## arkanoid_audio
module arkanoid_audio
(
	input                clk_48m,
	input                reset,       
	input          [9:0] sound_raw,   
	input                pause,
	input                vol_boost,
	output signed [15:0] sound
);
reg [8:0] div;
always @(posedge clk_48m) begin
	if(!reset)
		div <= 9'd0;
	else
		div <= div + 9'd1;
end
wire dcrm_cen = !div;
wire signed [15:0] sound_dcrm;
jt49_dcrm2 #(16) dcrm
(
	.clk(clk_48m),
	.cen(dcrm_cen),
	.rst(~reset),
	.din({5'd0, sound_raw}),
	.dout(sound_dcrm)
);
wire signed [15:0] sound_filtered;
arkanoid_lpf lpf
(
	.clk(clk_48m),
	.reset(~reset),
	.in(sound_dcrm),
	.out(sound_filtered)
);
assign sound = pause ? 16'd0 : vol_boost ? (sound_filtered <<< 16'd5) : (sound_filtered <<< 16'd4);
endmodule
==> flow/config.mk <==
export PLATFORM = sky130hd
export DESIGN_NAME = arkanoid_audio
export DESIGN_NICKNAME = arkanoid_audio
export VERILOG_FILES = /design/flow/design.v
export SDC_FILE = /design/flow/constraint.sdc
export NUM_CORES = 4
export LEC_CHECK = 0
export ABC_AREA = 1
export CAP_MARGIN = 20
export CELL_PAD_IN_SITES_DETAIL_PLACEMENT = 2
export CELL_PAD_IN_SITES_GLOBAL_PLACEMENT = 3
export CORE_ASPECT_RATIO = 1.01
export CORE_MARGIN = 4
export CORE_UTILIZATION = 20
export CTS_CLUSTER_DIAMETER = 251
export CTS_CLUSTER_SIZE = 55
export GPL_ROUTABILITY_DRIVEN = 0
export HOLD_SLACK_MARGIN = 0.12
export MAX_ROUTING_LAYER = met4
export MIN_ROUTING_LAYER = met1
export PLACE_DENSITY = 0.94
export SLEW_MARGIN = 40
export TNS_END_PERCENT = 50
==> flow/constraint.sdc <==
create_clock -name core_clock -period 8.89 [get_ports {clk_48m}]
set_input_delay 1.7780 -clock core_clock [delete_from_list [all_inputs] [get_ports {clk_48m}]]
set_output_delay 1.7780 -clock core_clock [all_outputs]
set_load 0.01 [all_outputs]
run.sh (not shown) runs the stock make flow with config.mk's settings and CLKGATE_MAP_FILE=.
The starting point finished but failed the layout checks on setup timing.
Next try:
ABC_AREA = not set   (was 1)
CELL_PAD_IN_SITES_DETAIL_PLACEMENT = 0   (was 2)
CELL_PAD_IN_SITES_GLOBAL_PLACEMENT = not set   (was 3)
CORE_ASPECT_RATIO = 0.89   (was 1.01)
CORE_MARGIN = 2   (was 4)
CORE_UTILIZATION = 61   (was 20)
CTS_CLUSTER_DIAMETER = not set   (was 251)
PLACE_DENSITY = not set   (was 0.94)
PLACE_DENSITY_LB_ADDON = 0.09   (was not set)
TNS_END_PERCENT = not set   (was 50)
What happened:
- The new run reached the layout checks and failed them: setup timing
- non-clock buffer count fell by 24
- via count falls by about 20%
- worst setup slack gains 0.14 ns
- hold slack hardly moves
- clock power grows by 4.6%
- sequential share of layout area rose by 0.96 points
Next try:
CORE_UTILIZATION = 72   (was 61)
CTS_CLUSTER_SIZE = 22   (was 55)
HOLD_SLACK_MARGIN = -0.08   (was 0.12)
Outcome: The new run ran to the end with violations: setup timing. Die area decreases by 15%. Final area shrinks by 1.3%. Routed wire length climbs by 9.0%. Global-route usage is higher by 6.9 points.
Next try:
CTS_CLUSTER_DIAMETER = 29   (was not set)
CTS_CLUSTER_SIZE = 80   (was 22)
PLACE_DENSITY = 0.39   (was not set)
PLACE_DENSITY_LB_ADDON = not set   (was 0.09)
SETUP_SLACK_MARGIN = 2.46   (was not set)
SLEW_MARGIN = 0   (was 40)
Outcome:
- The new run finished but failed the layout checks on setup timing
- final cell count came out higher by 2.2%
- flip-flop count does not change
- routed wire length came out higher by 6.0%
- die area is unchanged
- via count came out higher by 4.1%
- worst setup slack improved by 0.23 ns
- total power came out higher by 22%
Next try:
CTS_CLUSTER_DIAMETER = not set   (was 29)
SETUP_SLACK_MARGIN = not set   (was 2.46)
What happened:
- The changed run produced a layout that fails on setup timing
- total power goes down by 18%
- final area goes down by 3.3%
- die area stays the same
- critical path depth goes up by 1
- routed wire length goes down by 9.2%
- core utilization goes down by 2.9 points
- via count goes down by 4.6%
- global-route usage goes down by 2.3 points
- non-clock buffer count goes down by 43

---

The RTL this note starts from:
==> flow/design.v <==
module jt49_dcrm2 #(parameter sw=8) (
    input                clk,
    input                cen,
    input                rst,
    input         [sw-1:0]  din,
    output signed [sw-1:0]  dout
);
localparam dw=10;  
reg  signed [sw+dw:0] integ, exact, error;
reg  signed [sw:0] pre_dout;
reg signed [sw:0] q;
always @(*) begin
    exact = integ+error;
    q = exact[sw+dw:dw];
    pre_dout  = { 1'b0, din } - q;
end
assign dout = pre_dout[sw-1:0];
always @(posedge clk)
    if( rst ) begin
        integ <= {sw+dw+1{1'b0}};
        error <= {sw+dw+1{1'b0}};
    end else if( cen ) begin
        integ <= integ + pre_dout;  
        error <= exact-{q, {dw{1'b0}}};
    end
endmodule
module iir_1st_order
#(
	parameter COEFF_WIDTH = 18,
	parameter COEFF_SCALE = 15,
	parameter DATA_WIDTH  = 16,
	parameter COUNT_BITS  = 10
)
(
	input clk,
	input reset,
	input [COUNT_BITS - 1 : 0] div,
	input signed [COEFF_WIDTH - 1 : 0] A2, B1, B2,
   input signed [DATA_WIDTH - 1 :0] in,
   output [DATA_WIDTH - 1:0] out
);
	reg signed [DATA_WIDTH-1:0] x0,x1,y0;
	reg signed [DATA_WIDTH + COEFF_WIDTH - 1 : 0] out32;
	reg [COUNT_BITS - 1:0] count;
	assign out = y0;
	always @ (*) begin
		out32 <= (B1*x0 + B2*x1) - A2*y0;  
	end
	always @ (posedge clk) begin
		if(reset) begin
			count <= 0;
			x0 <= 0;
			x1 <= 0;
			y0 <= 0;
		end
		else begin
			count <= count + 1'd1;
			if (count == div - 1) begin
					count <= 0;
					y0 <= {out32[DATA_WIDTH + COEFF_WIDTH - 1] , out32[COEFF_SCALE + DATA_WIDTH - 2 : COEFF_SCALE]};
					x1 <= x0;
					x0 <= in;
			end
		end
	end
endmodule  
module iir_2nd_order
#(
	parameter COEFF_WIDTH = 18,
	parameter COEFF_SCALE = 14,
	parameter DATA_WIDTH  = 16,
	parameter COUNT_BITS  = 10
)
(
	input clk,
	input reset,
	input [COUNT_BITS - 1 : 0] div,
	input signed [COEFF_WIDTH - 1 : 0] A2, A3, B1, B2, B3,
   input signed [DATA_WIDTH - 1 : 0] in,
   output [DATA_WIDTH - 1 : 0] out
);
	reg signed [DATA_WIDTH-1 : 0] x0,x1,x2;
	reg signed [DATA_WIDTH-1 : 0] y0,y1;
	reg signed [(DATA_WIDTH + COEFF_WIDTH - 1) : 0] out32;
	reg [COUNT_BITS : 0] count;
	assign out = y0;
	always @ (*) begin
		out32 <= (B1*x0 + B2*x1 + B3*x2) - (A2*y0 + A3*y1);  
	end
	always @ (posedge clk) begin
		if(reset) begin
			count <=  0;
			x0 <= 0;
			x1 <= 0;
			x2 <= 0;
			y0 <= 0;
			y1 <= 0; 
		end
		else begin
			count <= count + 1'd1;
			if (count == div - 1) begin
					count <= 0;
					y1 <= y0;
					y0 <= {out32[DATA_WIDTH + COEFF_WIDTH - 1] , out32[(DATA_WIDTH + COEFF_SCALE - 2) : COEFF_SCALE]};
					x2 <= x1;
					x1 <= x0;
					x0 <= in;
			end
		end
	end
endmodule  
module arkanoid_lpf(
	input clk,
	input reset,
	input signed [15:0] in,
	output signed [15:0] out);
	wire [9:0] div = 10'd256;  
	wire signed [17:0] A2;
	wire signed [17:0] B2;
	wire signed [17:0] B1;
	wire signed [15:0] audio_post_lpf1;
	assign A2 = -18'd18211;
	assign B1 = 18'd7278;
	assign B2 = 18'd7278;
	iir_1st_order lpf6db(.clk(clk),
								.reset(reset),
								.div(div),
								.A2(A2),
								.B1(B1),
								.B2(B2),
								.in(in),
								.out(audio_post_lpf1)); 
	assign out = audio_post_lpf1;
endmodule
module arkanoid_audio
(
	input                clk_48m,
	input                reset,       
	input          [9:0] sound_raw,   
	input                pause,
	input                vol_boost,
	output signed [15:0] sound
);
reg [8:0] div;
always @(posedge clk_48m) begin
	if(!reset)
		div <= 9'd0;
	else
		div <= div + 9'd1;
end
wire dcrm_cen = !div;
wire signed [15:0] sound_dcrm;
jt49_dcrm2 #(16) dcrm
(
	.clk(clk_48m),
	.cen(dcrm_cen),
	.rst(~reset),
	.din({5'd0, sound_raw}),
	.dout(sound_dcrm)
);
wire signed [15:0] sound_filtered;
arkanoid_lpf lpf
(
	.clk(clk_48m),
	.reset(~reset),
	.in(sound_dcrm),
	.out(sound_filtered)
);
assign sound = pause ? 16'd0 : vol_boost ? (sound_filtered <<< 16'd5) : (sound_filtered <<< 16'd4);
endmodule
export LEC_CHECK = 0
export CAP_MARGIN = 5
export CORE_MARGIN = 2
export CORE_UTILIZATION = 72
export CTS_CLUSTER_DIAMETER = 28
export CTS_CLUSTER_SIZE = 39
export HOLD_SLACK_MARGIN = -0.1
export MAX_ROUTING_LAYER = met4
export SETUP_SLACK_MARGIN = 1.05
export SLEW_MARGIN = 20
export TNS_END_PERCENT = 40
create_clock -name core_clock -period 9.35 [get_ports {clk_48m}]
The first run reached the layout checks and failed them: negative setup slack.
Then changed:
Settings changed: CAP_MARGIN 5 to 20, CORE_UTILIZATION 72 to 71, CTS_CLUSTER_DIAMETER 28 to default, CTS_CLUSTER_SIZE 39 to default, HOLD_SLACK_MARGIN -0.1 to default, MAX_ROUTING_LAYER met4 to default, SETUP_SLACK_MARGIN 1.05 to default, TNS_END_PERCENT 40 to default.
Clock period 9.35 ns to 8.19 ns, I/O delays scaled along.
Result: The changed run produced a layout that fails on negative setup slack. Sequential power is higher by 13%. Critical path depth is lower by 2. Cell count is higher by about 7%. Wire length is higher by 18%.
Then changed:
Settings changed: CORE_UTILIZATION 71 to 67, CTS_CLUSTER_DIAMETER from default to 399, CTS_CLUSTER_SIZE from default to 100, SETUP_SLACK_MARGIN from default to 0.34.
Clock period 8.19 ns to 20.0 ns, I/O delays scaled along.
With this change the flow completed with no timing, DRC or antenna violations.
Routed wire length decreases by about a fifth.
Sequential power is lower by well over a third.
Via count fell by about a fifth.
Register-to-register slack gains 11 ns.
Cell count decreases by a little under a tenth.
Sequential share of layout area came out higher by 0.98 points.
Global-route usage went down by 8.0 points.
Core utilization fell by 15 points.
Maximum frequency went down by a few percent.
Then changed:
Settings changed: CELL_PAD_IN_SITES_DETAIL_PLACEMENT from default to 1, CORE_UTILIZATION 67 to 54, CTS_CLUSTER_DIAMETER 399 to default, CTS_CLUSTER_SIZE 100 to 90, PLACE_DENSITY_LB_ADDON from default to 0.16, SETUP_SLACK_MARGIN 0.34 to -1.72, SLEW_MARGIN 20 to 10, TNS_END_PERCENT from default to 5.
After rerunning: The changed run passed the timing, design-rule and antenna checks. Sequential power hardly moves. Setup slack got worse by 0.36 ns. Total power goes up slightly. Clock power goes up by a few percent. Wire length goes up by about a fifth. Cell count goes up by a few percent. First-iteration DRC count barely changes. Final area goes up slightly. Via count goes up by a few percent. Global-route usage goes down by 0.51 points. Critical path depth goes up by 3.

---

Setup of run 1:
RTL: the design.v shown in full above, as it stands there.
Settings: LEC_CHECK=0, CAP_MARGIN=20, CORE_MARGIN=2, CORE_UTILIZATION=72, CTS_CLUSTER_DIAMETER=400, CTS_CLUSTER_SIZE=98, SETUP_SLACK_MARGIN=3.62, SLEW_MARGIN=20, TNS_END_PERCENT=5; clock period 13.3 ns.
Run 1 ended with every stage complete and zero timing, DRC or antenna violations.
### run 1 -> run 2
Settings: CTS_CLUSTER_DIAMETER removed (was 400); TNS_END_PERCENT removed (was 5); SETUP_SLACK_MARGIN removed (was 3.62); CTS_CLUSTER_SIZE removed (was 98); CORE_UTILIZATION changed from 72 to 40; the clock period (ns, I/O delays scaled along) changed from 13.3 to 10.3.
Results
Run 2 and run 1 all finish clean. Delta (run 2 minus run 1): total global-route track usage lost 15 points, number of fill cells went up. Diff run 2 and run 1: wire length the detailed router placed on met1 lower in run 1. Compared to run 1, run 2 has part of the power in combinational logic 0.3 points lower. Of run 2 and run 1, run 2 shows the higher wire length, with run 1 below it. Share of power burned in the clock network is higher on run 1. The wire length per cell reported for run 2 is smaller than that of run 1 by about 10%.
> inputs changed (run 2 -> run 3)
Settings: CORE_UTILIZATION: 40 -> 69; CTS_CLUSTER_SIZE: unset -> 98; CTS_CLUSTER_DIAMETER: unset -> 374; the clock period (ns, I/O delays scaled along): 10.3 -> 8.89.
==> comparison <==
The core of run 3 is more densely filled than that of run 2. Run 3 vs run 2, instance count: run 3 lower. Between run 2 and run 3, the flow reports final area increasing by a little under 10%. The setup slack of run 3 is smaller than that of run 2. Run 3 had finished all stages when the layout checks came back failing, citing setup timing. Higher sequential share of layout area was reported by run 2, not run 3.

---

Starts from the design.v that is shown in full above.
==> flow/config.mk <==
export PLATFORM = sky130hd
export DESIGN_NAME = arkanoid_audio
export DESIGN_NICKNAME = arkanoid_audio
export VERILOG_FILES = /design/flow/design.v
export SDC_FILE = /design/flow/constraint.sdc
export NUM_CORES = 4
export LEC_CHECK = 0
export CAP_MARGIN = 20
export CORE_MARGIN = 2
export CORE_UTILIZATION = 40
export SLEW_MARGIN = 20
==> flow/constraint.sdc <==
create_clock -name core_clock -period 20.0 [get_ports {clk_48m}]
set_input_delay 4.0000 -clock core_clock [delete_from_list [all_inputs] [get_ports {clk_48m}]]
set_output_delay 4.0000 -clock core_clock [all_outputs]
set_load 0.01 [all_outputs]
The baseline went through all stages and came out clean.
==> next run, changes <==
ABC_AREA = 1   (was unset)
CELL_PAD_IN_SITES_DETAIL_PLACEMENT = 2   (was unset)
HOLD_SLACK_MARGIN = 0.19   (was unset)
Result: Utilization rose by 0.32 points. Routed wire length rose by 93%. Via count climbs by 27%. Die area climbs by 3.8%. Final cell count is higher by 12%.
==> next run, changes <==
ABC_AREA = unset   (was 1)
CELL_PAD_IN_SITES_DETAIL_PLACEMENT = unset   (was 2)
CORE_UTILIZATION = 67   (was 40)
CTS_CLUSTER_DIAMETER = 264   (was unset)
CTS_CLUSTER_SIZE = 99   (was unset)
HOLD_SLACK_MARGIN = unset   (was 0.19)
SETUP_SLACK_MARGIN = -1.74   (was unset)
Result:
- worst setup slack gains 1.1 ns
- clock skew went up by 0.0075 ns
- via count went down by 20%
- first-iteration DRC count went down by about 23%
- non-clock buffer count went up by 5
- routed wire length went down by 50%
- power went down by 30%
- fmax went up by 10%
- count of clock-buffer cells in the layout is unchanged
- global-route usage went down by 4.1 points
- register-to-register slack gains 1.1 ns
==> next run, changes <==
CTS_CLUSTER_DIAMETER = 285   (was 264)
CTS_CLUSTER_SIZE = 98   (was 99)
PLACE_DENSITY = 0.36   (was unset)
What happened: Total power is unchanged. Worst setup slack is unchanged. Register-to-register slack is about the same. Sequential share of layout area stays the same. First-iteration DRC count does not change. Cell count does not change. Hold slack does not change. Cell area stays the same. Clock-buffer cell count is unchanged.
==> next run, changes <==
CELL_PAD_IN_SITES_DETAIL_PLACEMENT = 1   (was unset)
CORE_UTILIZATION = 66   (was 67)
CTS_CLUSTER_DIAMETER = unset   (was 285)
CTS_CLUSTER_SIZE = 93   (was 98)
PLACE_DENSITY = unset   (was 0.36)
SETUP_SLACK_MARGIN = 2.68   (was -1.74)
SLEW_MARGIN = 10   (was 20)
The new run ran to the end with no violations.
Final cell count rose by 0.38%.
Global-route usage increases by 29 points.
Hold slack improves by 0.011 ns.
Wire length rose by 94%.
Die size increases by 1.5%.
Design area increases by 0.35%.
Worst setup slack gets worse by 1.9 ns.
Clock power grows by 12%.
Register-to-register slack got worse by 1.9 ns.
Via count rose by 30%.
Core utilization decreases by 1.3 points.

---

run A:
// arkanoid_audio: RTL as listed in full above, without the edits since
make LEC_CHECK=0 CAP_MARGIN=20 CORE_MARGIN=2 CORE_UTILIZATION=45 SLEW_MARGIN=20 finish   # period 10.3 ns
## Diff of input files: run B against run A
- CORE_UTILIZATION now 69, was 45
- the clock period (ns, I/O delays scaled along) now 12.3, was 10.3
--- outcome ---
Wire length delta (run B -> run A): insignificant. Compared run B against run A; tightest hold margin within noise. Run A -> run B: cell area decreased by a few percent. Between run A and run B, critical path depth decreased. Relative slew slack (run B over run A): decrease, 3.6 points. Run B ended up with a higher net switching share of the total power than run A did. On placed wire-length estimate after detailed placement, run A loses to run B.
--- input diff run B..run C ---
- CORE_UTILIZATION changed from 69 to 61
- SETUP_SLACK_MARGIN newly set to 3.41
- the clock period (ns, I/O delays scaled along) changed from 12.3 to 13.5
Findings:
- Where maximum frequency is concerned, run B is outperformed by run C.
- Per the comparison of run C with run B, sequential power has decreased, first-pass iteration count of the detailed router has decreased, total combinational power has decreased, per-cell routed wire length has decreased, clock skew has decreased.
- For hold slack, run C and run B come out practically identical.
- Run C — non-clock buffer count 15% higher, run B as reference
#### Input delta (run D over run C)
- an added CTS_CLUSTER_SIZE of 18
- a change of CORE_UTILIZATION from 61 to 67
- a change of SETUP_SLACK_MARGIN from 3.41 to -1.74
- an added CTS_CLUSTER_DIAMETER of 146
- a change of the clock period (ns, I/O delays scaled along) from 13.5 to 20.0
Findings:
- The core of run D is more densely filled than that of run C.
- Run D ended up with a lower aggregate routed wire length than run C did.
- Power in combinational cells in run D vs run C: down 32%
- Compared run D vs run C, and wire length on met2 is down in run D.
- Run D | stages: all done | timing, DRC, antenna: all pass
- Compared run D against run C; reported leakage power within noise.
- Post-detailed-placement cell area: run C vs run D, no meaningful difference
Setup changes, run D to run E
- CORE_UTILIZATION now 54, was 67
- SLEW_MARGIN now 10, was 20
- CTS_CLUSTER_SIZE now 90, was 18
- SETUP_SLACK_MARGIN now -1.72, was -1.74
- CELL_PAD_IN_SITES_GLOBAL_PLACEMENT now 3, previously not set
- CTS_CLUSTER_DIAMETER no longer set, was 146
- PLACE_DENSITY_LB_ADDON now 0.16, previously not set
- CELL_PAD_IN_SITES_DETAIL_PLACEMENT now 1, previously not set
- TNS_END_PERCENT now 5, previously not set
- GPL_ROUTABILITY_DRIVEN now 0, previously not set
- CORE_MARGIN now 8, was 2
Comparing run D against run E, there is no change at all in xor/xnor share of the synthesized area.
Run E vs. run D: overall die width up about 18%, area of the chip up 38%.
Seen in the log of run E: FLW-0024 during global placement without I/O (3_1_place_gp_skip_io), after which the run never completed.
--- input diff run E..run F ---
- swapping 8 for 2 in CORE_MARGIN
- swapping 90 for 98 in CTS_CLUSTER_SIZE
- swapping 10 for 20 in SLEW_MARGIN
- clearing TNS_END_PERCENT, which used to be 5
- putting PLACE_DENSITY at 0.4 where nothing was set
- swapping 54 for 67 in CORE_UTILIZATION
- clearing CELL_PAD_IN_SITES_DETAIL_PLACEMENT, which used to be 1
- swapping -1.72 for -1.74 in SETUP_SLACK_MARGIN
- putting CTS_CLUSTER_DIAMETER at 146 where nothing was set
- clearing CELL_PAD_IN_SITES_GLOBAL_PLACEMENT, which used to be 3
- clearing PLACE_DENSITY_LB_ADDON, which used to be 0.16
- clearing GPL_ROUTABILITY_DRIVEN, which used to be 0
==> results <==
Re mean instance size in the synthesized netlist: no difference whatsoever between run F and run E.
The flow did not stop early for run F: all stages ran, and the layout cleared the timing, design-rule and antenna checks.
Compared with run E, run F shows initial standard-cell utilization of the core higher by 14 points.
Taking run E as the reference, in run F die size shrank by 28%; count of standard-cell rows went down; height of the chip now smaller; area after synthesis comparable.
No activity file was given, so power comes from the tool's default toggle rates.
